== run 1 ==
==> flow/design.v (excerpt) <==
module ALU_ft (
    input              clk,
    input              rst,
    input      [31:0]  A,
    input      [31:0]  B,
    input      [2:0]   ALUControl,
    output reg [31:0]  Result,
    output reg         Zero,
    output reg         Carry,
    output reg         OverFlow,
    output reg         Negative,
    output reg         fault_detected_out
);
    wire [31:0] alu_res;
    wire alu_z, alu_c, alu_v, alu_n;
    ALU u_alu (
        .A(A),
        .B(B),
        .ALUControl(ALUControl),
        .Result(alu_res),
        .Zero(alu_z),
        .Carry(alu_c),
        .OverFlow(alu_v),
        .Negative(alu_n)
    );
    reg [31:0] res_t1;
    reg [31:0] res_t2;
    localparam STAGE1 = 2'b00;
    localparam STAGE2 = 2'b01;
    localparam STAGE3 = 2'b10;
    reg [1:0] state;
    always @(posedge clk or negedge rst) begin
        if (!rst) begin
            state              <= STAGE1;
            fault_detected_out <= 1'b0;
            res_t1             <= 32'b0;
            res_t2             <= 32'b0;
            Result             <= 32'b0;
            Zero               <= 1'b0;
            Carry              <= 1'b0;
            OverFlow           <= 1'b0;
            Negative           <= 1'b0;
        end
        else begin
            case (state)
                STAGE1: begin
                    res_t1 <= alu_res;           
                    fault_detected_out <= 1'b0;
                    state <= STAGE2;
                end
                STAGE2: begin
                    res_t2 <= alu_res;           
                    if (res_t2 == res_t1) begin
                        Result   <= alu_res;
                        Zero     <= alu_z;
                        Carry    <= alu_c;
                        OverFlow <= alu_v;
                        Negative <= alu_n;
                        state    <= STAGE1;
                    end
  ...
For scale: ~2000 cells after synthesis, about 100 flip-flops, roughly 110 I/O pins, roughly 13000 µm² of cells after synthesis.
==> flow/config.mk <==
export PLATFORM = sky130hd
export DESIGN_NAME = ALU_ft
export DESIGN_NICKNAME = ALU_ft
export VERILOG_FILES = /design/flow/design.v
export SDC_FILE = /design/flow/constraint.sdc
export NUM_CORES = 4
export LEC_CHECK = 0
export ABC_AREA = 1
export CAP_MARGIN = 15
export CORE_MARGIN = 2
export CORE_UTILIZATION = 72
export CTS_CLUSTER_DIAMETER = 188
export CTS_CLUSTER_SIZE = 95
export PLACE_DENSITY = 0.82
export SETUP_SLACK_MARGIN = -0.3
export SLEW_MARGIN = 30
export TNS_END_PERCENT = 5
==> flow/constraint.sdc <==
create_clock -name core_clock -period 3.14 [get_ports {clk}]
set_input_delay 0.6280 -clock core_clock [delete_from_list [all_inputs] [get_ports {clk}]]
set_output_delay 0.6280 -clock core_clock [all_outputs]
set_load 0.01 [all_outputs]
run.sh (not shown) runs the stock make flow with config.mk's settings and CLKGATE_MAP_FILE=.
Run 1: it failed with a tool error in 5_1_grt, so there are no final results.
The following lists how run 2 was set up differently from run 1:
- removing PLACE_DENSITY (formerly 0.82)
- changing SETUP_SLACK_MARGIN from -0.3 to -0.34
- removing ABC_AREA (formerly 1)
- changing CAP_MARGIN from 15 to 30
- changing CTS_CLUSTER_SIZE from 95 to 37
- removing TNS_END_PERCENT (formerly 5)
- changing CORE_UTILIZATION from 72 to 65
- removing CTS_CLUSTER_DIAMETER (formerly 188)
- changing the clock period (ns, I/O delays scaled along) from 3.14 to 4.45
==> results <==
Sort run 1 and run 2 by cell area after synthesis, ascending, and run 1 comes first.
Post-synthesis adder-cell area fraction was lower in run 2 than in run 1.
The final RePlAce weighted congestion reported for run 2 is smaller than that of run 1 by 0.016.
Number of cells produced by synthesis shrinks by more than 10% when moving from run 1 to run 2.
Run 1 did not run to completion, as it errored out during 5_1_grt.
Run 2: flow complete, layout not clean; failing: negative setup slack
Run 2 vs run 1 on area of the placeable core: run 2 is the higher one.
Looking at placement-stage cell area, run 2 sits about 5.4% above run 1.
Input-level comparison between run 3 and run 2:
- an added PLACE_DENSITY of 0.35
- a change of SETUP_SLACK_MARGIN from -0.34 to 0.4
- a change of CORE_UTILIZATION from 65 to 64
- a change of CTS_CLUSTER_SIZE from 37 to 98
- an added CTS_CLUSTER_DIAMETER of 354
- a change of the clock period (ns, I/O delays scaled along) from 4.45 to 2.51
[summary]
Worst setup slack before clock tree synthesis delta for run 3 relative to run 2: 1610 ps lower
Re mux contribution to synthesized area: no difference whatsoever between run 3 and run 2.
Y dimension of the die: run 3 > run 2
As the logs show, run 3 stopped at 5_1_grt after a tool error, so it never reached the end of the flow.
For cell total in the yosys stat output, run 2 and run 3 come out practically identical.
Diff run 2 -> run 3: horizontal die size rose by about 0.8%; die area climbed 330 µm²; number of gates resized after cts went up; core utilization at floorplan decreased by 0.42 points relative to the old numbers.
Input changes introduced in run 4 (baseline for comparison: run 3):
- a change of CORE_UTILIZATION from 64 to 59
- a change of SETUP_SLACK_MARGIN from 0.4 to 0.56
- a change of PLACE_DENSITY from 0.35 to 0.36
Notes after the runs:
| floorplan utilization | higher: run 3 |
Row routability congestion estimate: run 4 lower / run 3 higher
[compare] base=run 3 new=run 4: area fraction in compound gates after synthesis neither gained nor lost much; total of cells resized after clock tree synthesis lower; synthesized instance count ~0 delta; area fraction in xor and xnor cells was more or less identical.
The multiplexer area fraction after synthesis was comparable across run 4 and run 3.
Of run 3 and run 4, not a single run came through the flow clean.
Run 4: it failed with a tool error in 5_1_grt, so there are no final results.
Run 3: it failed with a tool error in 5_1_grt, so there are no final results.
